File: flow/config.mk
export PLATFORM = sky130hd
export DESIGN_NAME = topmodule
export DESIGN_NICKNAME = topmodule
export VERILOG_FILES = /design/flow/design.v
export SDC_FILE = /design/flow/constraint.sdc
export NUM_CORES = 4
export LEC_CHECK = 0
export CAP_MARGIN = 5
export CORE_ASPECT_RATIO = 0.9
export CORE_MARGIN = 2
export CORE_UTILIZATION = 72
export CTS_CLUSTER_DIAMETER = 212
export CTS_CLUSTER_SIZE = 56
export PLACE_DENSITY = 0.64
export SETUP_SLACK_MARGIN = 0.78
export SLEW_MARGIN = 20
File: flow/constraint.sdc
create_clock -name core_clock -period 3.99 [get_ports {clk}]
set_input_delay 0.7980 -clock core_clock [delete_from_list [all_inputs] [get_ports {clk}]]
set_output_delay 0.7980 -clock core_clock [all_outputs]
set_load 0.01 [all_outputs]
File: flow/design.v
`timescale 1ns / 1ps
module ADD (
    input [31:0] a,
    input [31:0] b,
    output [32:0] sum
);
    assign sum = a + b;
endmodule
module SUB (
    input [31:0] a,
    input [31:0] b,
    output [32:0] diff
);
    assign diff = a - b;
endmodule
module AND (
    input [31:0] a,
    input [31:0] b,
    output [31:0] res
);
    assign res = a & b;
endmodule
module OR (
    input [31:0] a,
    input [31:0] b,
    output [31:0] res
);
    assign res = a | b;
endmodule
module XOR (
    input [31:0] a,
    input [31:0] b,
    output [31:0] res
);
    assign res = a ^ b;
endmodule
module NOT (
    input [31:0] a,
    output [31:0] res
);
    assign res = ~a;
endmodule
module SLA (
    input [31:0] a,
    input  b,
    output [31:0] res
);
    assign res = a << b;
endmodule
module SRA (
    input [31:0] a,
    input  b,
    output [31:0] res
);
    wire [31:0] y,resu;
    assign y = a;
    assign resu = y >> b;
    assign res = {a[31],resu[30:0]};
endmodule
module SRL (
    input [31:0] a,
    input  b,
    output [31:0] res
);
    assign res = a >> b;
endmodule
module ALU (
    input [31:0] a,
    input [31:0] b,
    input [3:0] opcode,
    input en,
    output reg [31:0] res
);
    wire [31:0] ano,oro,xoo,noo,slao,srao,srlo;
    wire [32:0] ado,suo;
    ADD func1(a,b,ado);
    SUB func2(a,b,suo);
    AND func3(a,b,ano);
    OR func4(a,b,oro);
    XOR func5(a,b,xoo);
    NOT func6(a,noo);
    SLA func7(a,b[0],slao);
    SRA func8(a,b[0],srao);
    SRL func9(a,b[0],srlo);
    always @(*) begin
        case(opcode)
            4'b0000: res = ado[31:0];
            4'b0001: res = suo[31:0];
            4'b0010: res = ano;
            4'b0011: res = oro;
            4'b0100: res = xoo;
            4'b0101: res = noo;
            4'b0110: res = slao;
            4'b0111: res = srao;
            4'b1000: res = srlo;
            4'b1001: res = a + 4;
            4'b1010: res = a - 4;
            4'b1011: res = a;
            default: res = 32'd0;
        endcase
    end
endmodule
module regBank (
    input clk,
    input reset,
    input [4:0] rd1,
    input [4:0] rd2,
    input [4:0] wr,
    input [31:0] data_in,
    input we,
    input re1,
    input re2,
    output [31:0] data_out1,
    output [31:0] data_out2,
    input [1:0] incdec
    );
    reg [31:0] regi [1:15];
    reg [31:0] sp;
    wire [31:0] temp = 32'd0;
    always @(posedge clk) begin
        if(we) begin
            if(wr != 5'd0 && wr < 5'd16) regi[wr] <= data_in;
        end
    end
    always @(posedge clk) begin
        if(reset) sp <= 32'd900;
        else if(incdec == 2'b01) begin
            sp <= sp + 32'd4;
        end
        else if(incdec == 2'b10) begin
            sp <= sp - 32'd4;
        end
        else if(we && wr == 5'd16) sp <= data_in;
    end
    function [31:0] rdreg(input [4:0] r);
        if(r == 5'd0 || r > 5'd16) rdreg = 32'd0;
        else if(r == 5'd16) rdreg = sp;
        else rdreg = regi[r[3:0]];
    endfunction
    assign data_out1 = re1 ? rdreg(rd1) : temp;
    assign data_out2 = re2 ? rdreg(rd2) : temp;
endmodule
module CheckReg (
    input clk,
    input re,
    input we,
    input [31:0] data_in,
    output [31:0] data_out
);
    reg [31:0] data;
    wire [31:0] temp = 32'd0;
    always @(posedge clk) begin
        if(we) data <= data_in;
    end
    assign data_out = re ? data : temp;
endmodule
module CheckRegR (
    input clk,
    input reset,
    input re,
    input we,
    input [31:0] data_in,
    output [31:0] data_out
);
    reg [31:0] data;
    wire [31:0] temp = 32'd0;
    always @(posedge clk) begin
        if(reset) data <= 32'd0;
        else if(we) data <= data_in;
    end
    assign data_out = re ? data : temp;
endmodule
module regdecoder (
    input [31:0] ir,
    output [4:0] rd1,
    output [4:0] rd2,
    output [4:0] wr
);
    assign rd1 = (ir[31:28] == 4'b0101 || ir[31:28] == 4'b0111)?5'b10000:ir[27:23];
    assign rd2 = (ir[31:28] == 4'b0110)?5'd16:(ir[31:28] == 4'b0101)?ir[27:23]:ir[22:18];
    assign wr = (ir[31:28] == 0) ? ir[17:13] : (ir[31:28] == 4'b0101)?ir[27:23]:ir[22:18];
endmodule
`timescale 1ns / 1ps
module signextend1 (
    input [13:0] imm1,
    input en,
    output [31:0] extout
);
    assign extout = imm1[13] ? {18'b111111111111111111,imm1} : {18'd0,imm1};
endmodule
module signextend2 (
    input [27:0] imm2,
    input en,
    output [31:0] extout
);
    assign extout = imm2[27] ? {{2'b11,imm2},{2'b00}} : {{2'd0,imm2},2'b00}; 
endmodule
module signextend3 (
    input [8:0] shamt,
    input en,
    output [31:0] extout
);
    assign extout = shamt[8] ? {23'b11111111111111111111111,shamt} : {23'd0,shamt};
endmodule
module signextend4 (
    input [18:0] shamt1,
    input en,
    output [31:0] extout
);
    assign extout = shamt1[18] ? {11'b11111111111,shamt1,2'd0} : {11'd0,shamt1,2'd0};
endmodule
module pcselect (
    input [31:0] lmdo,npco,
    input select,
    output [31:0] pco
);
    assign pco = (select == 1'b1) ? lmdo : npco;
endmodule
module Mux2_1 (
    input [31:0] in1,
    input [31:0] in2,
    input sel,
    output [31:0] out
);
    assign out = sel ? in2 : in1;
endmodule
module Mux4_1 (
    input [31:0] in1,
    input [31:0] in2,
    input [31:0] in3,
    input [31:0] in4,
    input [1:0] sel,
    output [31:0] out
);
    assign out = (sel == 2'b00) ? in1 : (sel == 2'b01) ? in2 : (sel == 2'b10) ? in3 : in4;
endmodule
`timescale 1ns / 1ps
module incr (
    input [31:0] in,
    output [31:0] out
);
    assign out = in + 4;
endmodule
module conditionb (
    input [31:0] val,
    input [2:0] cond,
    output flag
);
    assign flag = (cond == 3'b000) ? 1'b0 : (cond == 3'b001) ? (val[31] ) ? 1'b1 : 1'b0 : (cond == 3'b010) ? (val[31] == 0) ? 1'b1 : 1'b0 : (cond == 3'b011) ? (val == 0 ) ? 1'b1 : 1'b0 : 1'b1;
endmodule
`timescale 1ns / 1ps
module controlunit (
    input clk,
    input en,
    input reset,
    input [31:0] ir,
    output reg pcre,pcwe,npcre,npcwe,regbwe,regbre1,regbre2,sgen,alumux1sel,alumux2sel,aluoutre,aluoutwe,Are,Awe,Bre,Bwe,dmemwe,lmdre,lmdwe,reginmuxsel,irwe,
    output reg [1:0] immmuxsel,
    output reg [3:0] alusel,
    output reg [2:0] cond,
    output reg [1:0] incdec,
    output reg swap,select,
    output halted
);
    reg [3:0] mainstate;
    reg [3:0] substate;
    reg [31:0] irst;
    assign halted = (mainstate == 4'd12);
    always @(posedge clk) begin
        if(reset) begin
            mainstate <= 4'd0;
            substate <= 4'd0;
            {pcre,pcwe,npcre,npcwe,regbwe,regbre1,regbre2,sgen,alumux1sel,alumux2sel,aluoutre,aluoutwe,Are,Awe,Bre,Bwe,dmemwe,lmdre,lmdwe,reginmuxsel,irwe} <= 21'd0;
            immmuxsel <= 2'd0;
            alusel <= 4'd0;
            cond <= 3'd0;
            incdec <= 2'd0;
            swap <= 1'b0;
            select <= 1'b0;
        end
        else begin
        case (mainstate)
            4'd0: begin
                if(en) begin
                pcre <= 1;
                npcwe <= 1;
                irwe <= 1;
                mainstate <= 4'd1;
                end
            end 
            4'd1: begin
                pcre <= 1;
                npcwe <= 0;
                irwe <= 0;
                mainstate <= 4'd2;
                select <= 1'd0;
            end
            4'd2: begin
                irst <= ir;
                if(ir[31:28] == 4'b1000) mainstate <= 4'd4;
                else mainstate <= ir[31:28] + 3;
                pcre <= 0;
            end
            4'd3: begin
                case (substate)
                    4'd0: begin
                        regbwe <= 0;
                        regbre1 <= 1;
                        regbre2 <= 1;
                        substate <= 4'd1;
                        sgen <= 1'b1;
                        Awe <= 1;
                        Bwe <= 1;
                        immmuxsel <= 2'b10;
                    end 
                    4'd1: begin
                        regbre1 <= 0;
                        regbre2 <= 0;
                        substate <= 4'd2;
                        Awe <= 0;
                        Bwe <= 0;
                        Are <= 1;
                        Bre <= 1;
                        alumux1sel <= 0;
                        alumux2sel <= 0;
                        alusel <= irst[3:0];
                    end
                    4'd2: begin
                        substate <= 4'd3;
                        aluoutwe <= 1;
                    end
                    4'd3: begin
                        substate <= 4'd4;
                        aluoutwe <= 0;
                        aluoutre <= 1;
                        reginmuxsel <= 1;
                        cond <= 3'b000;
                        npcre <= 1;
                        pcwe <= 1;
                        regbwe <= 1;
                    end
                    4'd4: begin
                        substate <= 4'd0;
                        mainstate <= 4'd0;
                        aluoutre <= 0;
                        reginmuxsel <= 0;
                        cond <= 3'b000;
                        npcre <= 0;
                        pcwe <= 0;
                        regbwe <= 0;
                    end
                    default: 
                    substate <= 4'd0;
                endcase
            end
            4'd4: begin
                case (substate)
                    4'd0: begin
                        regbwe <= 0;
                        regbre1 <= 1;
                        regbre2 <= 0;
                        substate <= 4'd1;
                        sgen <= 1'b1;
                        Awe <= 1;
                        Bwe <= 0;
                        immmuxsel <= 2'b00;
                    end
                    4'd1: begin
                        regbre1 <= 0;
                        substate <= 4'd2;
                        Awe <= 0;
                        Are <= 1;
                        alumux1sel <= 0;
                        alumux2sel <= 1;
                        alusel <= irst[3:0];
                    end
                    4'd2: begin
                        substate <= 4'd3;
                        aluoutwe <= 1;
                    end
                    4'd3: begin
                        substate <= 4'd4;
                        aluoutwe <= 0;
                        aluoutre <= 1;
                        reginmuxsel <= 1;
                        cond <= 3'b000;
                        npcre <= 1;
                        pcwe <= 1;
                        regbwe <= 1;
                    end
                    4'd4: begin
                        substate <= 4'd0;
                        mainstate <= 4'd0;
                        aluoutre <= 0;
                        reginmuxsel <= 0;
                        cond <= 3'b000;
                        npcre <= 0;
                        pcwe <= 0;
                        regbwe <= 0;
                    end
                    default:
                    substate <= 4'd0;
                endcase
            end 
            4'd5 : begin
                case (substate)
                    4'd0: begin
                        regbwe <= 0;
                        regbre1 <= 1;
                        regbre2 <= 1;
                        substate <= 4'd1;
                        sgen <= 1'b1;
                        Awe <= 1;
                        Bwe <= 1;
                        immmuxsel <= 2'b00;
                    end
                    4'd1: begin
                        regbre1 <= 0;
                        regbre2 <= 0;
                        substate <= 4'd2;
                        Awe <= 0;
                        Are <= 1;
                        Bwe <= 0;
                        Bre <= 1;
                        alumux1sel <= 0;
                        alumux2sel <= 1;
                        alusel <= 4'd0;
                    end
                    4'd2: begin
                        substate <= 4'd3;
                        aluoutwe <= 1;
                    end
                    4'd3: begin
                        aluoutwe <= 0;
                        aluoutre <= 1;
                        cond <= 3'b000;
                        npcre <= 1;
                        pcwe <= 1;
                        if(irst[0]==0) begin
                            substate <= 4'd4;
                            lmdwe <= 1'b1;
                            lmdre <= 1'b1;
                            reginmuxsel <= 1'b0;
                        end
                        else begin
                            substate <= 4'd5;
                            dmemwe <= 1'b1;
                        end
                    end
                    4'd4: begin
                        lmdwe <= 1'b0;
                        regbwe <= 1'b1;
                        substate <= 4'd6;
                    end
                    4'd5: begin
                        dmemwe <= 1'b0;
                        regbwe <= 1'b0;
                        substate <= 4'd6;
                    end
                    4'd6: begin
                        substate <= 4'd0;
                        mainstate <= 4'd0;
                        aluoutre <= 0;
                        cond <= 3'b000;
                        npcre <= 0;
                        pcwe <= 0;
                        regbwe <= 0;
                    end
                    default:
                    substate <= 4'd0;
                endcase
            end
            4'd6 : begin
                case (substate)
                    4'd0: begin
                        sgen <= 1'b1;
                        regbwe <= 0;
                        immmuxsel <= 2'b01;
                        substate <= 4'd1;
                        npcre <= 1'b1;
                        alumux1sel <= 1'b1;
                        alumux2sel <= 1'b1;
                        alusel <= 4'd0;
                        aluoutwe <= 1'b1;
                    end 
                    4'd1: begin
                        substate <= 4'd2;
                        aluoutwe <= 0;
                        aluoutre <= 1'b1;
                        cond <= 3'b100;
                        pcwe <= 1'b1;
                        regbwe <= 1'b0;
                    end
                    4'd2: begin
                        substate <= 4'd0;
                        aluoutre <= 0;
                        cond <= 3'b000;
                        npcre <= 0;
                        pcwe <= 0;
                        regbwe <= 0;
                        mainstate <= 4'd0;
                    end
                    default: 
                    substate <= 4'd0;
                endcase
            end
            4'd7: begin
                case (substate)
                    4'd0: begin
                        regbwe <= 0;
                        regbre1 <= 1;
                        regbre2 <= 0;
                        substate <= 4'd1;
                        sgen <= 1'b1;
                        Awe <= 1;
                        Bwe <= 0;
                        immmuxsel <= 2'b11;
                    end
                    4'd1: begin
                        regbre1 <= 0;
                        substate <= 4'd2;
                        npcre <= 1'b1;
                        Awe <= 0;
                        Are <= 1;
                        alumux1sel <= 1;
                        alumux2sel <= 1;
                        alusel <= 4'd0;
                        aluoutwe <= 1'b1;
                        cond <= irst[2:0] + 1;
                    end
                    4'd2: begin
                        substate <= 4'd3;
                        aluoutwe <= 0;
                        aluoutre <= 1'b1;
                        pcwe <= 1'b1;
                        regbwe <= 1'b0;
                    end
                    4'd3: begin
                        substate <= 4'd0;
                        aluoutre <= 0;
                        cond <= 3'b000;
                        npcre <= 0;
                        pcwe <= 0;
                        regbwe <= 0;
                        mainstate <= 4'd0;
                    end
                    default: 
                    substate <= 4'd0;
                endcase
            end
            4'd8: begin
                case (substate)
                    4'd0: begin
                        regbwe <= 0;
                        regbre1 <= 0;
                        regbre2 <= 1;
                        Awe <= 0;
                        Bwe <= 1;
                        if(irst[0] == 1'b0) begin
                        incdec <= 2'b10;
                        substate <= 4'd1;
                        end
                        else begin
                        incdec <= 2'b01;
                        substate <= 4'd2;
                        end
                    end
                    4'd1: begin
                        regbre2 <= 0;
                        substate <= 4'd3;
                        Are <= 1;
                        aluoutwe <= 1'b0;
                        regbre1 <= 1'b1;
                        Awe <= 1'b1;
                        alumux1sel <= 1'b0;
                        alusel <= 4'b1001;
                        incdec <= 2'b00;
                        Bwe <= 1'b0;
                    end
                    4'd3: begin
                        regbre2 <= 0;
                        substate <= 4'd4;
                        Are <= 1;
                        aluoutwe <= 1'b1;
                        regbre1 <= 1'b0;
                        Awe <= 1'b0;
                    end
                    4'd4: begin
                        substate <= 4'd5;
                        aluoutre <= 1'b1;
                        Bre <= 1;
                        dmemwe <= 1'b1;
                        npcre <= 1'b1;
                        pcwe <= 1'b1;
                        cond <= 3'b000;
                    end
                    4'd5: begin
                        substate <= 4'd0;
                        mainstate <= 4'd0;
                        aluoutre <= 0;
                        dmemwe <= 1'b0;
                        npcre <= 0;
                        pcwe <= 0;
                        cond <= 3'b000;
                    end
                    4'd2: begin
                        regbre2 <= 0;
                        substate <= 4'd6;
                        Are <= 1;
                        aluoutwe <= 1'b0;
                        regbre1 <= 1'b1;
                        Awe <= 1'b1;
                        alumux1sel <= 1'b0;
                        alusel <= 4'b1011;
                        incdec <= 2'b00;
                    end
                    4'd6: begin
                        regbre2 <= 0;
                        substate <= 4'd7;
                        Are <= 1;
                        aluoutwe <= 1'b1;
                        regbre1 <= 1'b0;
                        Awe <= 1'b0;
                    end
                    4'd7: begin
                        substate <= 4'd8;
                        aluoutre <= 1'b1;
                        Bre <= 0;
                        npcre <= 1'b1;
                        pcwe <= 1'b1;
                        cond <= 3'b000;
                        lmdwe <= 1'b1;
                    end
                    4'd8: begin
                        substate <= 4'd9;
                        aluoutre <= 0;
                        npcre <= 0;
                        pcwe <= 0;
                        cond <= 3'b000;
                        lmdwe <= 1'b0;
                        lmdre <= 1'b1;
                        reginmuxsel <= 1'b0;
                        regbwe <= 1'b1;
                    end
                    4'd9: begin
                        substate <= 4'd0;
                        mainstate <= 4'd0;
                        lmdre <= 1'b0;
                        reginmuxsel <= 1'b0;
                        regbwe <= 1'b0;
                        cond <= 3'b000;
                        npcre <= 0;
                        pcwe <= 0;
                        Bwe <= 0;
                    end
                    default: 
                    substate <= 4'd0;
                endcase
            end
            4'd9: begin
                case (substate)
                    4'd0: begin
                        incdec <= 2'b00;
                        regbwe <= 0;
                        substate <= 4'd1;
                        sgen <= 1'b1;
                        npcre <= 1'b1;
                    end 
                    4'd1: begin
                        substate <= 4'd2;
                        regbre2 <= 1'b1;
                        Awe <= 1;
                        Bwe <= 1;
                        alumux1sel <= 1'b1;
                        alusel <= 4'b1011;
                        Are <= 1'b1;
                        Bre <= 1'b1;
                        incdec <= 2'b00;
                    end
                    4'd2: begin
                        substate <= 4'd3;
                        aluoutwe <= 1'b1;
                        aluoutre <= 1'b1;
                        regbre1 <= 1'b0;
                        Awe <= 1'b0;
                        Bwe <= 1'b0;
                    end
                    4'd3: begin
                        substate <= 4'd4;
                        aluoutwe <= 1'b0;
                        aluoutre <= 1'b1;
                        swap <= 1'b1;
                        dmemwe <= 1'b1;
                    end
                    4'd4: begin
                        substate <= 4'd5;
                        aluoutre <= 1;
                        dmemwe <= 1'b1;
                        swap <= 1'b1;
                        npcre <= 1'b1;
                        pcwe <= 1'b0;
                        cond <= 3'b000;
                    end
                    4'd5: begin
                        swap <= 0;
                        dmemwe <= 0;
                        substate <= 4'd6;
                        npcre <= 1'b1;
                        cond <= 3'b000;
                        sgen <= 1'b1;
                        immmuxsel <= 2'b01;
                        alumux1sel <= 1'b1;
                        alumux2sel <= 1'b1;
                        alusel <= 4'b0000;
                        aluoutwe <= 1'b1;
                        aluoutre <= 1'b1;
                        incdec <= 2'b10;
                    end
                    4'd6: begin
                        substate <= 4'd7;
                        aluoutwe <= 1'b0;
                        aluoutre <= 1'b1;
                        Awe <= 1'b0;
                        Bwe <= 1'b0;
                        cond <= 3'b100;
                        regbwe <= 1'b0;
                        pcwe <= 1'b1;
                        incdec <= 2'b00;
                    end
                    4'd7: begin
                        substate <= 4'd0;
                        aluoutre <= 0;
                        cond <= 3'b000;
                        npcre <= 0;
                        pcwe <= 0;
                        regbwe <= 0;
                        mainstate <= 4'd0;
                    end
                    default:
                    substate <= 4'd0; 
                endcase
            end
            4'd10: begin
                case (substate)
                    4'd0: begin
                        substate <= 4'd1;
                        regbre1 <= 1'b1;
                        Awe <= 1'b1;
                        Are <= 1'b1;
                        alumux1sel <= 1'b0;
                        alusel <= 4'b1001;
                        incdec <= 2'b00;
                    end
                    4'd1: begin
                        substate <= 4'd2;
                        aluoutwe <= 1'b1;
                        aluoutre <= 1'b1;
                        regbre1 <= 1'b0;
                        Awe <= 1'b0;
                        incdec <= 2'b01;
                    end
                    4'd2: begin
                        substate <= 4'd3;
                        aluoutwe <= 1'b0;
                        aluoutre <= 1'b1;
                        regbre2 <= 1'b0;
                        Bwe <= 1'b0;
                        Bre <= 1'b0;
                        incdec <= 2'b00;
                        lmdwe <= 1'b1;
                    end
                    4'd3: begin
                        substate <= 4'd4;
                        aluoutre <= 0;
                        lmdwe <= 1'b0;
                        lmdre <= 1'b1;
                        reginmuxsel <= 1'b0;
                        regbwe <= 1'b0;
                        select <= 1'b1;
                        cond <= 3'b000;
                        npcre <= 1'b1;
                        pcwe <= 1'b1;
                    end
                    4'd4: begin
                        substate <= 4'd0;
                        mainstate <= 4'd0;
                        lmdre <= 1'b0;
                        select <= 1'b0;
                        pcwe <= 0;
                    end
                    default: 
                    substate <= 4'd0;
                endcase
            end
            4'd12: begin
                mainstate <= mainstate;
            end
            4'd13: begin
                case (substate)
                    4'd0: begin
                        cond <= 3'b000;
                        npcre <= 1'b1;
                        pcwe <= 1'b1;
                        substate <= 4'd1;
                    end 
                    4'd1: begin
                        substate <= 0;
                        mainstate <= 0;
                        npcre <= 0;
                        pcwe <= 0;
                    end
                    default: 
                    substate <= 4'd0;
                endcase
            end
        endcase
    end
    end
endmodule
`timescale 1ns / 1ps
module topmodule (
    input clk,
    input en,reset,
    output [31:0] imem_addr,
    input  [31:0] imem_rdata,
    output [31:0] dmem_addr,
    output [31:0] dmem_wdata,
    output dmem_we,
    input  [31:0] dmem_rdata,
    output halted
);
    wire pcre,pcwe,npcre,npcwe,regbwe,regbre1,regbre2,sgen,alumux1sel,alumux2sel,aluoutre,aluoutwe,Are,Awe,Bre,Bwe,dmemwe,lmdre,lmdwe,reginmuxsel,irwe,swap,select;
    wire [1:0] immmuxsel,incdec;
    wire [3:0] alusel;
    wire [2:0] cond;
    wire [31:0] ir;
    controlunit cu(clk,en,reset,ir,pcre,pcwe,npcre,npcwe,regbwe,regbre1,regbre2,sgen,alumux1sel,alumux2sel,aluoutre,aluoutwe,Are,Awe,Bre,Bwe,dmemwe,lmdre,lmdwe,reginmuxsel,irwe,immmuxsel,alusel,cond,incdec,swap,select,halted);
    datapath dp(clk,reset,pcre,pcwe,npcre,npcwe,regbwe,regbre1,regbre2,sgen,alumux1sel,alumux2sel,aluoutre,aluoutwe,Are,Awe,Bre,Bwe,dmemwe,lmdre,lmdwe,reginmuxsel,irwe,immmuxsel,cond,alusel,ir,incdec,swap,select,
                imem_addr,imem_rdata,dmem_addr,dmem_wdata,dmem_we,dmem_rdata);
endmodule
`timescale 1ns / 1ps
module datapath (
    input clk,
    input reset,
    input pcre,pcwe,npcre,npcwe,regbwe,regbre1,regbre2,sgen,alumux1sel,alumux2sel,aluoutre,aluoutwe,Are,Awe,Bre,Bwe,dmemwe,lmdre,lmdwe,reginmuxsel,irwe,
    input [1:0] immmuxsel,
    input[2:0] cond,
    input [3:0] alusel,
    output [31:0] dpout,
    input [1:0] incdec,
    input swap,select,
    output [31:0] imem_addr,
    input  [31:0] imem_rdata,
    output [31:0] dmem_addr,
    output [31:0] dmem_wdata,
    output dmem_we,
    input  [31:0] dmem_rdata
);
    wire [4:0] rd1,rd2,wr;
    wire flag;
    wire [31:0] pcdatout,npcout,pcplus4,irout,inst,regbdata_out1,regbdata_out2,sg1out,sg2out,sg3out,sg4out,siexval,alumux1out,alumux2out,aluresult,aluoutout,Aout,Bout,dmemout,pcdatin,lmdout,regbdata_in,pcin;
    CheckRegR pc(clk,reset,pcre,pcwe,pcdatin,pcdatout);
    incr pcp4(pcdatout,pcplus4);
    CheckReg npc(clk,npcre,npcwe,pcplus4,npcout);
    assign imem_addr = pcdatout;
    assign inst = imem_rdata;
    assign dpout = inst;
    CheckReg ir(clk,1'b1,irwe,inst,irout);
    regdecoder rd(irout,rd1,rd2,wr);
    regBank regb(clk,reset,rd1,rd2,wr,regbdata_in,regbwe,regbre1,regbre2,regbdata_out1,regbdata_out2,incdec);
    CheckReg A(clk,Are,Awe,regbdata_out1,Aout);
    CheckReg B(clk,Bre,Bwe,regbdata_out2,Bout);
    signextend1 sg1(irout[17:4],sgen,sg1out);
    signextend2 sg2(irout[27:0],sgen,sg2out);
    signextend3 sg3(irout[12:4],sgen,sg3out);
    signextend4 sg4(irout[22:4],sgen,sg4out);
    Mux4_1 immmux(sg1out,sg2out,sg3out,sg4out,immmuxsel,siexval);
    Mux2_1 alumux1(Aout,npcout,alumux1sel,alumux1out);
    Mux2_1 alumux2(Bout,siexval,alumux2sel,alumux2out);
    ALU alu(alumux1out,alumux2out,alusel,1'b1,aluresult);
    CheckReg aluout(clk,aluoutre,aluoutwe,aluresult,aluoutout);
    assign dmem_addr = swap ? Bout : aluoutout;
    assign dmem_wdata = swap ? aluoutout : Bout;
    assign dmem_we = dmemwe;
    assign dmemout = dmem_rdata;
    CheckReg LMD(clk,lmdre,lmdwe,dmemout,lmdout);
    conditionb cdb(Aout,cond,flag);
    Mux2_1 pcmux(npcout,aluoutout,flag,pcin);
    pcselect selector(lmdout,pcin,select,pcdatin);
    Mux2_1 reginmux(lmdout,aluoutout,reginmuxsel,regbdata_in);
endmodule
File: flow/run.sh
#!/bin/bash
# the make line also repeats each setting of config.mk as NAME=value (left out here)
make -C /OpenROAD-flow-scripts/flow DESIGN_CONFIG=/design/flow/config.mk WORK_HOME=/design/flow/orfs CLKGATE_MAP_FILE= finish
==> summary.txt, run 1 <==
run metrics: status stopped before the end, last stage reached global routing (5_1_grt), Starting Density 0.726, standard-cell rows 89, CTS root buffer clkbuf_16, H-tree levels 1, core area 0.0654 mm^2, top-area cell type share of the netlist area 0.428, Post-synth EDFFs 676, most frequent cell after synthesis edfxtp_1, CTS Buf Count 18, Setup Slack @ Placement -690 ps, ys flops 787, adder share 0.0359, top cells by count, synth 676 x edfxtp_1, 541 x o21ai_0, 369 x nand2_1, Synthesized Nets between 4000 and 5000, count of input and output buffers approximately 160, Cell Type Count 102, gp weighted congestion 1.15, Ys Warns 5, simple-gate area share of the yosys netlist 0.125, Synth Seq Share 0.475, Post-DP Area 0.0533 mm^2, io pins 165, DP HPWL 123000 um, Chip Width between 200 and 300 um, # Cells Yosys 4789, AO/OA Area Share 0.230, main logic family after synthesis AND-OR/OR-AND gates, Mux area share 0.0664, hold buffers post-CTS 0, CTS sink count 787, yosys stat chip area 0.0474 mm^2, Synth Instances around 4800, top cells, area edfxtp_1 43%, mux2i_1 6.6%, o21ai_0 5.7%, die area 0.0679 mm^2, die span in y 247 um, synthesized area per cell 9.90 um^2, clock buffer depth 3, main flop type edfxtp_1, asr flop ratio synth 0, Synth area leader edfxtp_1, area of the mapped netlist roughly 0.047 mm^2, xor/xnor share 0.0222
==> repair_timing <==
action / in CTS
buffers inserted: 39
pin swaps: 59
gates resized: 228
cloned: 7
endpoints found under the setup margin: 351
==> per-stage QoR <==
step                       util  power [W]  TNS (ps)  cells  hold slack, ps
after CTS                 0.840     0.0304     -7150   5995             475
after detailed placement  0.816     0.0263     -7680   5917             452
after global placement    0.816     0.0259     -6510   5917             454
after floorplan               -     0.0200     -1610   4789             442
==> run 2: changes to the inputs <==
Settings changed: CAP_MARGIN 5 to 20, CORE_ASPECT_RATIO 0.9 to not set, CORE_UTILIZATION 72 to 65, CTS_CLUSTER_DIAMETER 212 to not set, CTS_CLUSTER_SIZE 56 to not set, HOLD_SLACK_MARGIN set to -0.09, PLACE_DENSITY 0.64 to not set, SETUP_SLACK_MARGIN 0.78 to not set, TNS_END_PERCENT set to 5.
Clock period 3.99 ns to 4.63 ns, I/O delays scaled along.
==> summary.txt, run 2 <==
yosys + openroad results -> Sw Share 0.401, All-Layer GR Usage 0.453, Stages on worst setup path 21, yosys stat chip area 0.0474 mm^2 (unchanged), antenna-violating nets left 0, final setup TNS -896 ps, # nets final 5222, die span in y 274 um (+11%), most frequent cell after synthesis edfxtp_1, Detailed Routing Iterations Pass 1 9, clock buffer depth 3 (unchanged), die area 0.0751 mm^2 (+11%), Tool Warnings 81, worst vdd rail ir drop 0.000429 V, Chip Width 274 um (-0.15%), Synth Instances 4789 (unchanged), Ys Warns 5 (unchanged), xor/xnor share 0.0222 (unchanged), antenna violations before repair 12, Util after Layout 0.762, CP Class reg2reg, Sequential Power Share 0.316, asr flop ratio synth 0 (unchanged), clock network fraction of design power 0.228, Final Skew 49.0 ps, met1 usage 0.588, CP Launch Point cu.immmuxsel[2], cells along the critical path nand2b_4, a21oi_2, buf_6, a221o_1, nor4_4, nand4_1, buf_6, or4_4, o21ai_2, xnor2_1, ha_1, buf_6, buf_4, o21a_1, o41ai_4, buf_4, a21oi_2, a41o_1, and2_4, or4b_1, nand3_1, simple-gate area share of the yosys netlist 0.125 (unchanged), CTS clock-pin slew for the worst setup and hold paths 60 ps, Sw Pwr 0.0117 W, RSZ-0062 raised after global routing yes, leakage dissipation 19.0 nW, count of input and output buffers 164 (unchanged), grt total ovfl 0, main flop type edfxtp_1, Hold Path Class reg2reg, FF-to-FF path depth 21, Post-synth EDFFs 676 (unchanged), reg-to-reg setup timing slack -210 ps, CTS tree built, synthesized area per cell 9.90 um^2 (unchanged), DP HPWL 117000 um (-4.8%), fin crit share 1.04, critical path peak fanout 7, status failed layout checks, pwr dens between 500 and 600 mW/mm^2, met3 Usage GRT 0.129, main logic family after synthesis AND-OR/OR-AND gates, core area 0.0726 mm^2 (+11%), drt total wl 175000 um, Worst path top cell family by delay simple AND/OR/NAND/NOR gates, Reg2Reg Launch Point cu.immmuxsel[2], Clk Latency, worst-skew pair 680 ps, CTS Buf Count 83 (+65), Setup crit start kind register, Critical Path RT 5130 ps, synth-to-layout area growth 16.6%, Hold Path Cell Cnt 2, Largest stage delay, worst path between 500 and 600 ps, Synthesized Nets 4991 (unchanged), Combinational Power Share 0.455, top-area cell type share of the netlist area 0.428 (unchanged), critical path endpoint dp.aluout.data[26], Blocking Checks negative setup slack, adder share 0.0359 (unchanged), vias per cell 7.29, io pins 165 (unchanged), # Cells Yosys 4789 (unchanged), dpl cells 5887 (-0.51%), Mux area share 0.0664 (unchanged), 1st-iter DRT viols a little over 7000, Crit. End Element register, clk pwr 0.00669 W, vias in the first global route 41100, Setup WS post-layout -205 ps, slew margin rel. 0.263, first-pass GRT wire length between 200000 and 300000 um, ys flops 787 (unchanged), GRT Max-Usage Layer met2, Slowest-stage cell, CP or4_4, Hold EP dp.pc.data[1], max cap viols 0, Hold Fails Final Rpt 0, critical path buffer and inverter count 5, final setup vio count 8, Starting Density 0.653 (-0.0722), CTS root buffer clkbuf_16, DR WL/cell 28.9 um, Cell Type Count 102 (unchanged), area of the mapped netlist 0.0474 mm^2 (unchanged), total number of vias 44100, Finished Layout Cells 6054, Internal Power approximately 0.018 W, RR Endpoint dp.aluout.data[26], DRC 0, Synth Seq Share 0.475 (unchanged), top cells, area edfxtp_1 43%, mux2i_1 6.6%, o21ai_0 5.7%, Seq power roughly 0.0093 W, hold buffers post-CTS 0 (unchanged), H-tree levels 3 (+2), gp weighted congestion 1.03 (-10%), standard-cell rows 99 (+11%), AO/OA Area Share 0.230 (unchanged), Synth area leader edfxtp_1, cell mode on critical path buf_6, Setup Slack @ Placement -331 ps (+359 ps), M2 GR Usage 0.696, largest net degree at the start of global routing 129, Top Consumer combinational logic, P_comb approximately 0.013 W, Worst Tran Pin Value 1090 ps, Hold Path Origin dp.pc.data[1], CTS sink count 787 (unchanged), Max Fclk 207 MHz, Crit path arrival time 5340 ps, total power 0.0293 W, fin crit period roughly 4800 ps, top cells by count, synth 676 x edfxtp_1, 541 x o21ai_0, 369 x nand2_1, Slew Limit Fails 0
run 2: what timing repair did:
| item | CTS | global route |
|---|---|---|
| endpoints found under the setup margin | 11 | 14 |
| cloned | 0 | 0 |
| pin swaps | 5 | 34 |
| buffers inserted | 3 | 4 |
| resized | 18 | 41 |
run 2: through the flow:
step	cell area, um^2	hold slack (ps)
5_1_grt	55300	510
6_report	55300	484
3_5_place_dp	52300	471
2_1_floorplan	47400	442
3_3_place_gp	52300	465
4_1_cts	55100	481
run 2: cell type report:
type	instances	area (um^2)
Antenna cell	6	15.0
Timing Repair Buffer	570	5160
Clock inverter	45	473
Sequential cell	787	22500
Multi-Input combinational cell	3462	23200
Tap cell	959	1200
Fill cell	4964	17300
Inverter	116	437
Clock buffer	109	2240
run 2: routing by layer:
layer | routed length, um | vias to the layer above | share of wire
met5 | 38 | - | 0.00022
met1 | 62600 | 20900 | 0.36
met2 | 77400 | 3615 | 0.44
li1 | - | 18900 | -
met4 | 9950 | 6 | 0.057
met3 | 24900 | 637 | 0.14
==> run 3: changes to the inputs <==
Settings changed: ABC_AREA set to 1, CORE_UTILIZATION 65 to 59, CTS_CLUSTER_SIZE set to 100, HOLD_SLACK_MARGIN -0.09 to not set, PLACE_DENSITY set to 0.6, TNS_END_PERCENT 5 to not set.
Clock period 4.63 ns to 3.19 ns, I/O delays scaled along.
==> summary.txt, run 3 <==
yosys + openroad results -> Worst Tran Pin Value 1130 ps (+33.1 ps), CTS clock-pin slew for the worst setup and hold paths 70 ps (about the same), final setup vio count 27 (+19), reg-to-reg setup timing slack -560 ps (-360 ps), Max Fclk 267 MHz (+29%), CTS sink count 787 (unchanged), ys flops 787 (unchanged), AO/OA Area Share 0.214 (-0.0159), top-area cell type share of the netlist area 0.417 (-0.0110), Chip Width 291 um (+6.2%), Crit. End Element register, largest net degree at the start of global routing 65 (-50%), top cells, area edfxtp_1 42%, nand2_1 8.7%, o21ai_0 7.9%, CTS Buf Count 83 (unchanged), clock buffer depth 3 (unchanged), vias per cell 6.74 (-7.6%), Cell Type Count 71 (-30%), RSZ-0062 raised after global routing yes, H-tree levels 3 (unchanged), critical path endpoint dp.aluout.data[14], fin crit period 3750 ps (-1080 ps), CTS tree built, xor/xnor share 0.0133 (-0.00885), antenna violations before repair 11 (-1), synth-to-layout area growth 25.9%, Synth Seq Share 0.463 (-0.0122), Crit path arrival time 4100 ps (-1240 ps), yosys stat chip area 0.0487 mm^2 (+2.6%), DRC 0 (unchanged), CP Launch Point cu.Bre, cells along the critical path buf_12, nand2_4, nor2_2, nor2_4, ha_4, nand3_4, buf_6, nor2_4, buf_4, buf_6, nor2_4, xor2_2, ha_4, buf_6, nand2_4, buf_4, nor3_4, a21oi_1, inv_1, a21oi_1, o21ai_0, buf_4, o211ai_1, DP HPWL 151000 um (+29%), Slew Limit Fails 0 (unchanged), leakage dissipation 25.8 nW (+36%), Slowest-stage cell, CP dfxtp_1, Setup WS post-layout -561 ps (-355 ps), Sw Share 0.453 (+0.0527), simple-gate area share of the yosys netlist 0.198 (+0.0730), max cap viols 0 (unchanged), area of the mapped netlist 0.0487 mm^2 (+2.6%), critical path peak fanout 28 (+21), Sequential Power Share 0.225 (-0.091), Final Skew 34.9 ps (-14.1 ps), P_comb 0.0380 W (+180%), Hold EP cu.Are, Tool Warnings 68 (-16%), Ys Warns 5 (unchanged), Hold Path Class in2reg, antenna-violating nets left 0 (unchanged), DR WL/cell 27.8 um (-3.7%), Synthesized Nets 6221 (+25%), die area 0.0848 mm^2 (+13%), critical path buffer and inverter count 8 (+3), main logic family after synthesis AND-OR/OR-AND gates, asr flop ratio synth 0 (unchanged), Detailed Routing Iterations Pass 1 12 (+3), gp weighted congestion 1.04 (+1.1%), total number of vias 52800 (+20%), CP Class reg2reg, Clk Latency, worst-skew pair 690 ps (about the same), synthesized area per cell 8.09 um^2 (-18%), Hold Fails Final Rpt 0 (unchanged), grt total ovfl 0 (unchanged), Stages on worst setup path 23 (+9.5%), drt total wl 218000 um (+25%), Reg2Reg Launch Point cu.Bre, vias in the first global route 49700 (+21%), Sw Pwr 0.0278 W (+140%), # Cells Yosys 6019 (+26%), Internal Power 0.0336 W (+91%), Blocking Checks negative setup slack, pwr dens 1000 mW/mm^2 (+89%), count of input and output buffers 164 (unchanged), Post-synth EDFFs 676 (unchanged), Combinational Power Share 0.618 (+0.163), most frequent cell after synthesis nand2_1, adder share 0.0350 (-0.000925), first-pass GRT wire length 314000 um (+23%), total power 0.0614 W (+110%), main flop type edfxtp_1, hold buffers post-CTS 0 (unchanged), FF-to-FF path depth 23 (+9.5%), WHS 323 ps (-161 ps), Starting Density 0.595 (-0.0586), core area 0.0818 mm^2 (+13%), All-Layer GR Usage 0.497 (+0.0448), worst vdd rail ir drop 0.000804 V (+87%), RR Endpoint dp.aluout.data[14], standard-cell rows 105 (+6.1%), Hold Path Origin reset, 1st-iter DRT viols 10200 (+45%), slew margin rel. 0.248 (-0.0152), top cells by count, synth 1123 x nand2_1, 771 x o21ai_0, 676 x edfxtp_1, Worst path top cell family by delay buffers and inverters, Setup Slack @ Placement -709 ps (-378 ps), Synth Instances 6019 (+26%), Synth area leader edfxtp_1, clk pwr 0.00962 W (+44%), die span in y 291 um (+6.2%), fin crit share 1.18 (+0.131), io pins 165 (unchanged), Critical Path RT 3540 ps (-1590 ps), clock network fraction of design power 0.157 (-0.071), Hold Path Cell Cnt 2 (unchanged), # nets final 6907 (+32%), CTS root buffer clkbuf_16, Largest stage delay, worst path 340 ps (-180 ps), status failed layout checks, Setup crit start kind register, Top Consumer combinational logic, Mux area share 0 (-0.0664), Seq power 0.0138 W (+49%)
run 3: layer usage:
layer,up-vias,wire (um),track usage
met3,1396,35800,0.159
met2,5080,90000,0.732
met4,16,19300,0.321
met1,23900,72800,0.633
li1,22500,-,-
met5,-,107,0
run 3: layout make-up:
cell class / instances / area, um^2
diodes: 4 / 10.0
clock buffers: 107 / 2190
clock inverters: 40 / 379
fillers: 5744 / 20600
inverters: 575 / 2180
multi-input cells: 4286 / 24000
flip-flops and latches: 787 / 22500
well taps: 1070 / 1340
repair buffers: 972 / 8680
run 3: per-stage QoR:
stage               std cells   util  cell area, um^2  setup TNS, ps
finish                   7841  0.749            61300         -10720
detailed placement       7637  0.696            56900         -14130
floorplan                6019      -            48900        -112230
CTS                      7810  0.736            60200          -9100
global route             7837  0.749            61300         -14140
global placement         7637  0.696            56900         -12700
run 3: repair_timing:
item,in CTS,in global routing
gates cloned,1,1
pin swaps,76,110
endpoints found under the setup margin,64,98
setup buffers,28,29
resized,151,199
==> run 4: changes to the inputs <==
Settings changed: ABC_AREA 1 to not set, CORE_UTILIZATION 59 to 72, CTS_CLUSTER_DIAMETER set to 363, CTS_CLUSTER_SIZE 100 to 43, PLACE_DENSITY 0.6 to not set, PLACE_DENSITY_LB_ADDON set to 0.0, SETUP_SLACK_MARGIN set to 0.31.
Clock period 3.19 ns to 1.06 ns, I/O delays scaled along.
==> summary.txt, run 4 <==
run metrics: Synth Instances 4789 (-20%), last stage reached clock tree synthesis (4_1_cts), standard-cell rows 94 (-10%), count of input and output buffers 164 (unchanged), dpl cells 6670 (-13%), Ys Warns 5 (unchanged), xor/xnor share 0.0222 (+0.00885), Post-DP Area 0.0612 mm^2 (+7.4%), Starting Density 0.724 (+0.129), Chip Width 261 um (-11%), Setup Slack @ Placement -3630 ps (-2920 ps), Post-synth EDFFs 676 (unchanged), top cells, area edfxtp_1 43%, mux2i_1 6.6%, o21ai_0 5.7%, error msg [ERROR DPL-0038] Utilization greater than 100%, impossible to legalize, synthesized area per cell 9.90 um^2 (+22%), core area 0.0655 mm^2 (-20%), Cell Type Count 102 (+44%), top-area cell type share of the netlist area 0.428 (+0.0110), main logic family after synthesis AND-OR/OR-AND gates, DP HPWL 150000 um (-1.1%), Mux area share 0.0664 (+0.0664), most frequent cell after synthesis edfxtp_1, gp weighted congestion 1.17 (+12%), simple-gate area share of the yosys netlist 0.125 (-0.0730), area of the mapped netlist 0.0474 mm^2 (-2.6%), Synth Seq Share 0.475 (+0.0122), top cells by count, synth 676 x edfxtp_1, 541 x o21ai_0, 369 x nand2_1, die area 0.0679 mm^2 (-20%), # Cells Yosys 4789 (-20%), status stopped before the end, ys flops 787 (unchanged), AO/OA Area Share 0.230 (+0.0159), asr flop ratio synth 0 (unchanged), main flop type edfxtp_1, Synth area leader edfxtp_1, io pins 165 (unchanged), Synthesized Nets 4991 (-20%), adder share 0.0359 (+0.000925), yosys stat chip area 0.0474 mm^2 (-2.6%), die span in y 261 um (-11%)
[run 4: through the flow]
stage / power, W / utilization / hold WS, ps
floorplan: 0.0783 / - / 311
global placement: 0.105 / 0.934 / 464
detailed placement: 0.110 / 0.934 / 479
==> run 5: changes to the inputs <==
Settings changed: CORE_UTILIZATION 72 to 59, CTS_CLUSTER_DIAMETER 363 to not set, CTS_CLUSTER_SIZE 43 to not set, PLACE_DENSITY_LB_ADDON 0.0 to not set, SETUP_SLACK_MARGIN 0.31 to 1.02.
Clock period 1.06 ns to 3.84 ns, I/O delays scaled along.
==> summary.txt, run 5 <==
yosys + openroad results -> Synth Instances 4789 (unchanged), Hold Path Class reg2reg, synth-to-layout area growth 33.0%, Chip Width 288 um (+10%), clk pwr 0.00825 W, Internal Power between 0.02 and 0.025 W, gp weighted congestion 1.03 (-12%), Combinational Power Share 0.535, # nets final 5683, vias per cell 7.44, # Cells Yosys 4789 (unchanged), Setup Slack @ Placement -894 ps (+2740 ps), DP HPWL 125000 um (-16%), Final Skew 74.1 ps, drt total wl approximately 220000 um, reg-to-reg setup timing slack -910 ps, Reg2Reg Launch Point dp.ir.data[4], CTS root buffer clkbuf_16, Tool Warnings 71, cells along the critical path buf_6, or3b_4, a21oi_2, a221o_1, nor2_4, nand4_1, buf_4, buf_6, o31ai_4, xnor2_1, ha_1, buf_4, a21oi_1, o21ai_0, a32o_2, o21bai_1, nor3b_4, o21bai_1, a21oi_2, xnor2_1, a221o_1, All-Layer GR Usage 0.460, top cells by count, synth 676 x edfxtp_1, 541 x o21ai_0, 369 x nand2_1, count of input and output buffers 164 (unchanged), fin crit period 4750 ps, CTS clock-pin slew for the worst setup and hold paths around 60 ps, Hold Path Origin cu.aluoutwe, total number of vias 49100, Hold Path Cell Cnt 2, largest net degree at the start of global routing 111, Detailed Routing Iterations Pass 1 11, top cells, area edfxtp_1 43%, mux2i_1 6.6%, o21ai_0 5.7%, 1st-iter DRT viols 8694, Crit path arrival time 5160 ps, final setup vio count 24, simple-gate area share of the yosys netlist 0.125 (unchanged), CP Class reg2reg, antenna-violating nets left 0, Mux area share 0.0664 (unchanged), RSZ-0062 raised after global routing yes, Blocking Checks negative setup slack, Sw Pwr around 0.017 W, yosys stat chip area 0.0474 mm^2 (unchanged), leakage dissipation 22.7 nW, logic area 0.0256 mm^2, core area 0.0793 mm^2 (+21%), Sw Share 0.408, H-tree levels 3, Ys Warns 5 (unchanged), Max Fclk 210 MHz, register area 0.0226 mm^2, standard-cell rows 103 (+9.6%), critical path peak fanout 4, die area 0.0827 mm^2 (+22%), Synthesized Nets 4991 (unchanged), Setup WS post-layout -913 ps, Crit. End Element register, Seq power 0.0112 W, Worst path top cell family by delay AND-OR/OR-AND gates, Largest stage delay, worst path 420 ps, RR Endpoint dp.aluout.data[25], Post-synth EDFFs 676 (unchanged), Slowest-stage cell, CP edfxtp_1, ys flops 787 (unchanged), Critical Path RT 4240 ps, status failed layout checks, Worst Tran Pin Value around 1300 ps, pwr dens ~660 mW/mm^2, main logic family after synthesis AND-OR/OR-AND gates, adder share 0.0359 (unchanged), Top Consumer combinational logic, top-area cell type share of the netlist area 0.428 (unchanged), WHS about 480 ps, critical path endpoint dp.aluout.data[25], first-pass GRT wire length 283000 um, Sequential Power Share 0.267, max cap viols 0, asr flop ratio synth 0 (unchanged), Hold Fails Final Rpt 0, clock network fraction of design power 0.198, CTS sink count slightly below 800, most frequent cell after synthesis edfxtp_1, clock buffer depth 3, worst vdd rail ir drop 0.000565 V, Slew Limit Fails 0, Starting Density 0.598 (-0.126), Cell Type Count 102 (unchanged), CP Launch Point dp.ir.data[4], Clk Latency, worst-skew pair 720 ps, CTS tree built, Synth area leader edfxtp_1, area of the mapped netlist 0.0474 mm^2 (unchanged), critical path buffer and inverter count 4, FF-to-FF path depth 21, Hold EP cu.aluoutwe, grt total ovfl 0, hold buffers post-CTS 0, P_comb between 0.02 and 0.025 W, main flop type edfxtp_1, DR WL/cell 33.0 um, synthesized area per cell 9.90 um^2 (unchanged), slew margin rel. 0.156, Setup crit start kind register, Layout fillers 4736, CTS Buf Count 83, xor/xnor share 0.0222 (unchanged), vias in the first global route 44000, DRC 0, fin crit share 1.24, Stages on worst setup path 21, AO/OA Area Share 0.230 (unchanged), antenna violations before repair 9, Synth Seq Share 0.475 (unchanged), die span in y 288 um (+10%), io pins 165 (unchanged)
run 5: area by class of cell:
cell class,instances,area share
diodes,3,0.000119
inverters,116,0.00712
repair inverters,1,0.000119
multi-input cells,3466,0.405
clock inverters,45,0.00791
clock buffers,107,0.0348
flip-flops and latches,787,0.358
repair buffers,1026,0.166
well taps,1050,0.0208
run 5: per-layer routing:
layer | up-vias | part of all wire | track usage
met5 | - | 0.00013 | 0
met2 | 4881 | 0.42 | 0.709
met4 | 6 | 0.093 | 0.249
met3 | 1475 | 0.16 | 0.106
li1 | 19900 | - | -
met1 | 22900 | 0.33 | 0.604
run 5: through the flow:
| step | area (um^2) | util | total power, W | TNS (ps) | cells |
|---|---|---|---|---|---|
| after detailed placement | 54400 | 0.687 | 0.0275 | -12210 | 6205 |
| final | 63100 | 0.796 | 0.0418 | -13340 | 6601 |
| after global routing | 63100 | 0.796 | 0.0428 | -16280 | 6598 |
| after floorplan | 48000 | - | 0.0208 | -2970 | 4789 |
| after CTS | 60000 | 0.757 | 0.0378 | -13030 | 6493 |
| after global placement | 54400 | 0.687 | 0.0273 | -11310 | 6205 |
run 5: what timing repair did:
action | 4_1_cts | 5_1_grt
endpoints found under the setup margin | 583 | 700
setup buffers | 112 | 78
pin swaps | 129 | 232
gates resized | 587 | 416
cloned | 24 | 27
==> run 6: changes to the inputs <==
Settings changed: CORE_UTILIZATION 59 to 40, PLACE_DENSITY set to 0.6, SETUP_SLACK_MARGIN 1.02 to not set.
Clock period 3.84 ns to 5.43 ns, I/O delays scaled along.
==> summary.txt, run 6 <==
yosys + openroad results -> status complete, no violations, Cell Type Count 102 (unchanged), fin crit period 5120 ps (+366 ps), AO/OA Area Share 0.230 (unchanged), die area 0.121 mm^2 (+47%), DR WL/cell 28.5 um (-14%), die span in y 348 um (+21%), first-pass GRT wire length 264000 um (-6.6%), critical path buffer and inverter count 3 (-1), Mux area share 0.0664 (unchanged), Largest stage delay, worst path 500 ps (+80 ps), Post-synth EDFFs 676 (unchanged), antenna-violating nets left 0 (unchanged), Final Skew 33.9 ps (-40.2 ps), Slowest-stage cell, CP or4b_1, Sequential Power Share 0.330 (+0.063), critical path endpoint dp.aluout.data[26], FF-to-FF path depth 19 (-9.5%), Synth area leader edfxtp_1, vias in the first global route 39100 (-11%), # nets final 5023 (-12%), drt total wl 183000 um (-16%), Max Fclk 195 MHz (-7.2%), critical path peak fanout 13 (+9), vias per cell 6.48 (-13%), Util after Layout 0.460 (-0.336), clock network fraction of design power 0.253 (+0.055), Worst path top cell family by delay AND-OR/OR-AND gates, All-Layer GR Usage 0.291 (-0.169), CTS sink count 787 (unchanged), Layout fillers 11000 (+130%), RSZ-0062 raised after global routing no, Hold EP dp.pc.data[0], Hold Path Cell Cnt 2 (unchanged), grt total ovfl 0 (unchanged), Clk Latency, worst-skew pair 700 ps (-20 ps), final setup vio count 0 (-100%), total number of vias 41700 (-15%), Synth Seq Share 0.475 (unchanged), clock buffer depth 3 (unchanged), top cells, area edfxtp_1 43%, mux2i_1 6.6%, o21ai_0 5.7%, xor/xnor share 0.0222 (unchanged), Stages on worst setup path 19 (-9.5%), cells along the critical path buf_4, inv_2, a21oi_2, o22a_2, inv_1, nor3_2, nand3_1, o41a_1, xnor2_1, ha_1, a21o_1, a21oi_1, o21ai_1, o41ai_2, a21oi_1, a41o_1, and2_1, or4b_1, nand3_1, most frequent cell after synthesis edfxtp_1, io pins 165 (unchanged), DRC 0 (unchanged), largest net degree at the start of global routing 185 (+67%), Sw Pwr 0.00995 W (-42%), synthesized area per cell 9.90 um^2 (unchanged), slew margin rel. 0.239 (+0.0828), CTS tree built, Slew Limit Fails 0 (unchanged), Crit path arrival time 5680 ps (+520 ps), Setup crit start kind register, Hold Fails Final Rpt 0 (unchanged), 1st-iter DRT viols 5371 (-38%), Ys Warns 5 (unchanged), core area 0.118 mm^2 (+49%), Detailed Routing Iterations Pass 1 6 (-5), asr flop ratio synth 0 (unchanged), Hold Path Origin dp.pc.data[0], antenna violations before repair 5 (-4), main flop type edfxtp_1, Tool Warnings 74 (+4.2%), P_comb 0.0102 W (-54%), count of input and output buffers 164 (unchanged), Seq power 0.00804 W (-28%), Internal Power 0.0145 W (-41%), CTS root buffer clkbuf_16, RR Endpoint dp.aluout.data[26], CP Launch Point cu.immmuxsel[2], fin crit share 0.943 (-0.295), Chip Width 348 um (+21%), main logic family after synthesis AND-OR/OR-AND gates, CP Class reg2reg, top-area cell type share of the netlist area 0.428 (unchanged), simple-gate area share of the yosys netlist 0.125 (unchanged), adder share 0.0359 (unchanged), clk pwr 0.00617 W (-25%), leakage dissipation 17.9 nW (-21%), pwr dens 450 mW/mm^2 (-32%), Worst Tran Pin Value 1130 ps (-136 ps), standard-cell rows 126 (+22%), Combinational Power Share 0.418 (-0.117), yosys stat chip area 0.0474 mm^2 (unchanged), Starting Density 0.403 (-0.196), WHS 475 ps (-3.09 ps), H-tree levels 3 (unchanged), Top Consumer combinational logic, Reg2Reg Launch Point cu.immmuxsel[2], Critical Path RT 5990 ps (+1750 ps), CTS Buf Count 90 (+8.4%), top cells by count, synth 676 x edfxtp_1, 541 x o21ai_0, 369 x nand2_1, Sw Share 0.408 (-0.000811), final setup TNS 0 ps (+13340 ps), # Cells Yosys 4789 (unchanged), area of the mapped netlist 0.0474 mm^2 (unchanged), DP HPWL 126000 um (+0.44%), Synthesized Nets 4991 (unchanged), Synth Instances 4789 (unchanged), Hold Path Class reg2reg, max cap viols 0 (unchanged), synth-to-layout area growth 14.3%, gp weighted congestion 0.997 (-2.8%), reg-to-reg setup timing slack 310 ps (+1220 ps), CTS clock-pin slew for the worst setup and hold paths 60 ps (about the same), worst vdd rail ir drop 0.000262 V (-54%), Crit. End Element register, ys flops 787 (unchanged), hold buffers post-CTS 0 (unchanged)
-- run 6: metal layers --
metal	share of wire	track usage	vias to the layer above
li1	-	-	18500
met1	0.41	0.397	20500
met2	0.45	0.453	2266
met3	0.098	0.0537	394
met4	0.045	0.121	6
met5	0.00022	0	-
-- run 6: layout make-up --
class	count	area, um^2	area share
antenna	1	2.50	0.0000461
timing repair buffer	364	3320	0.0611
clock inverter	48	528	0.00974
multi-input combinational	3462	23100	0.425
tap	1536	1920	0.0354
clock buffer	116	2410	0.0445
sequential	787	22500	0.416
inverter	116	437	0.00805
-- run 6: per-stage QoR --
stage / total power (W) / setup WS (ps) / area (um^2) / instances
2_1_floorplan: 0.0144 / 588 / 47400 / 4789
6_report: 0.0244 / 311 / 54200 / 6430
4_1_cts: 0.0241 / 8.36 / 54200 / 6428
3_3_place_gp: 0.0180 / 44.2 / 51200 / 6263
5_1_grt: 0.0254 / 31.7 / 54200 / 6429
3_5_place_dp: 0.0180 / 26.6 / 51200 / 6264
-- run 6: repair_timing --
action,in CTS,in global routing
setup endpoints to repair,0,11
buffers inserted,0,1
resized,0,11
==> run 7: changes to the inputs <==
Settings changed: CORE_UTILIZATION 40 to 9.
Clock period 5.43 ns to 6.78 ns, I/O delays scaled along.
==> summary.txt, run 7 <==
yosys + openroad results -> simple-gate area share of the yosys netlist 0.125 (unchanged), WHS 485 ps (+10.2 ps), die span in y 730 um (+110%), final setup vio count 0 (unchanged), CTS resizes 0 (unchanged), clock network fraction of design power 0.246 (-0.007), Hold Fails Final Rpt 0 (unchanged), Max Fclk 172 MHz (-12%), Top Consumer combinational logic, Crit path arrival time 6330 ps (+650 ps), main logic family after synthesis AND-OR/OR-AND gates, P_comb 0.00806 W (-21%), vias in the first global route 38800 (-0.78%), synthesized area per cell 9.90 um^2 (unchanged), Stages on worst setup path 19 (unchanged), standard-cell rows 266 (+110%), pwr dens 319 mW/mm^2 (-29%), Worst Tran Pin Value 1240 ps (+111 ps), Setup crit start kind register, adder share 0.0359 (unchanged), reg-to-reg setup timing slack 960 ps (+650 ps), fin crit period 5820 ps (+704 ps), final setup TNS 0 ps (unchanged), critical path endpoint dp.aluout.data[25], Slew Limit Fails 0 (unchanged), vias per cell 3.53 (-46%), 1st-iter DRT viols 5467 (+1.8%), RR Endpoint dp.aluout.data[25], Clk Latency, worst-skew pair 760 ps (+60 ps), Starting Density 0.0904 (-0.312), All-Layer GR Usage 0.0753 (-0.216), total number of vias 41600 (-0.16%), top cells, area edfxtp_1 43%, mux2i_1 6.6%, o21ai_0 5.7%, Chip Width 730 um (+110%), Synth area leader edfxtp_1, Synthesized Nets 4991 (unchanged), Setup Fix Bufs, Post-CTS 0 (unchanged), AO/OA Area Share 0.230 (unchanged), Reg2Reg Launch Point cu.immmuxsel[2], main flop type edfxtp_1, CP Launch Point cu.immmuxsel[2], leakage dissipation 17.5 nW (-2.3%), CTS clock-pin slew for the worst setup and hold paths 60 ps (about the same), DP HPWL 150000 um (+19%), FF-to-FF path depth 19 (unchanged), cells along the critical path inv_2, a21oi_1, o22ai_1, inv_1, ha_1, nand4_1, or4_4, o21ai_0, xnor2_1, ha_1, and3_1, and3_1, a32o_1, o21bai_1, nor3b_1, o21bai_1, a21oi_1, xnor2_1, a221o_1, yosys stat chip area 0.0474 mm^2 (unchanged), Ys Warns 5 (unchanged), Sw Pwr 0.00798 W (-20%), die area 0.533 mm^2 (+340%), Cell Type Count 102 (unchanged), clk pwr 0.00474 W (-23%), first-pass GRT wire length 294000 um (+11%), Hold Path Cell Cnt 2 (unchanged), area of the mapped netlist 0.0474 mm^2 (unchanged), Largest stage delay, worst path 670 ps (+170 ps), DRC 0 (unchanged), Layout fillers 59800 (+450%), ys flops 787 (unchanged), Hold Path Origin dp.pc.data[0], Seq power 0.00644 W (-20%), # nets final 4953 (-1.4%), Hold EP dp.pc.data[0], Tool Warnings 90 (+22%), RSZ-0062 raised after global routing no, Synth Instances 4789 (unchanged), gp weighted congestion 0.916 (-8.2%), Critical Path RT 7280 ps (+1290 ps), Util after Layout 0.115 (-0.346), Hold Path Class reg2reg, CTS sink count 787 (unchanged), antenna violations before repair 26 (+21), Worst path top cell family by delay simple AND/OR/NAND/NOR gates, io pins 165 (unchanged), top cells by count, synth 676 x edfxtp_1, 541 x o21ai_0, 369 x nand2_1, Mux area share 0.0664 (unchanged), worst vdd rail ir drop 0.000258 V (-1.5%), Crit. End Element register, CP Class reg2reg, critical path peak fanout 18 (+5), # Cells Yosys 4789 (unchanged), synth-to-layout area growth 27.1%, CTS root buffer clkbuf_16, core area 0.525 mm^2 (+350%), Internal Power 0.0113 W (-22%), Final Skew 73.0 ps (+39.1 ps), Combinational Power Share 0.419 (about the same), most frequent cell after synthesis edfxtp_1, fin crit share 0.859 (-0.0839), clock buffer depth 3 (unchanged), Detailed Routing Iterations Pass 1 6 (unchanged), grt total ovfl 0 (unchanged), Sequential Power Share 0.335 (+0.005), DR WL/cell 17.8 um (-37%), CTS Buf Count 87 (-3.3%), Synth Seq Share 0.475 (unchanged), antenna-violating nets left 0 (unchanged), slew margin rel. 0.172 (-0.0663), drt total wl 210000 um (+15%), hold buffers post-CTS 0 (unchanged), xor/xnor share 0.0222 (unchanged), Sw Share 0.415 (+0.00692), Slowest-stage cell, CP dfxtp_1, CTS tree built, H-tree levels 3 (unchanged), Post-synth EDFFs 676 (unchanged), asr flop ratio synth 0 (unchanged), count of input and output buffers 164 (unchanged), top-area cell type share of the netlist area 0.428 (unchanged), max cap viols 0 (unchanged), status complete, no violations, largest net degree at the start of global routing 225 (+22%), critical path buffer and inverter count 2 (-1)
==> run 7: cell type report <==
type	instances	area, um^2	area share
tap	6968	8720	0.145
timing repair buffer	297	2740	0.0454
clock buffer	115	2390	0.0396
sequential	787	22500	0.374
multi-input combinational	3462	23000	0.382
inverter	116	437	0.00724
antenna	14	35.0	0.000581
clock inverter	39	394	0.00654
==> run 7: metrics by stage <==
| step | worst slack, ps | instance area (um^2) | power (W) | instances |
|---|---|---|---|---|
| finish | 957 | 60300 | 0.0192 | 11800 |
| global placement | 961 | 57500 | 0.0144 | 11600 |
| detailed placement | 1040 | 57500 | 0.0144 | 11600 |
| global route | 489 | 60300 | 0.0201 | 11800 |
| floorplan | 1940 | 47400 | 0.0115 | 4789 |
| CTS | 1060 | 60300 | 0.0191 | 11800 |
==> run 7: metal layers <==
layer  track usage  vias up  share of wire
met5             0        -        0.00051
met4        0.0359       14          0.053
met3        0.0144      364          0.094
met2         0.118     2321           0.44
met1        0.0991    20500           0.41
li1              -    18400              -
==> run 8: changes to the inputs <==
Settings changed: CAP_MARGIN 20 to 25, CELL_PAD_IN_SITES_DETAIL_PLACEMENT set to 1, CELL_PAD_IN_SITES_GLOBAL_PLACEMENT set to 1, CORE_ASPECT_RATIO set to 0.98, CORE_MARGIN 2 to 5, CORE_UTILIZATION 9 to 72, CTS_CLUSTER_DIAMETER set to 50, GPL_ROUTABILITY_DRIVEN set to 1, GPL_TIMING_DRIVEN set to 1, MIN_ROUTING_LAYER set to met2, PLACE_DENSITY 0.6 to not set, PLACE_DENSITY_LB_ADDON set to 0.08, SLEW_MARGIN 20 to 10, TNS_END_PERCENT set to 80.
Clock period 6.78 ns to 6.97 ns, I/O delays scaled along.
==> summary.txt, run 8 <==
run metrics: Synth area leader edfxtp_1, yosys stat chip area 0.0474 mm^2 (unchanged), area of the mapped netlist 0.0474 mm^2 (unchanged), last stage reached global placement without I/O (3_1_place_gp_skip_io), adder share 0.0359 (unchanged), main flop type edfxtp_1, standard-cell rows 93 (-65%), main logic family after synthesis AND-OR/OR-AND gates, die span in y 264 um (-64%), # Cells Yosys 4789 (unchanged), AO/OA Area Share 0.230 (unchanged), Post-synth EDFFs 676 (unchanged), ys flops 787 (unchanged), status stopped before the end, Cell Type Count 102 (unchanged), Ys Warns 5 (unchanged), Synthesized Nets 4991 (unchanged), top-area cell type share of the netlist area 0.428 (unchanged), asr flop ratio synth 0 (unchanged), xor/xnor share 0.0222 (unchanged), top cells by count, synth 676 x edfxtp_1, 541 x o21ai_0, 369 x nand2_1, Mux area share 0.0664 (unchanged), Synth Instances 4789 (unchanged), simple-gate area share of the yosys netlist 0.125 (unchanged), die area 0.0711 mm^2 (-87%), most frequent cell after synthesis edfxtp_1, Chip Width 269 um (-63%), error msg [ERROR FLW-0024] Place density exceeds 1.0 (current PLACE_DENSITY_LB_ADDON =  0.08). Please check if the value of  PLACE_DENSITY_LB_ADDON is between 0 and 0.99., core area 0.0655 mm^2 (-88%), top cells, area edfxtp_1 43%, mux2i_1 6.6%, o21ai_0 5.7%, Starting Density 0.724 (+0.634), synthesized area per cell 9.90 um^2 (unchanged), Synth Seq Share 0.475 (unchanged)
No activity file was given, so power comes from the tool's default toggle rates.
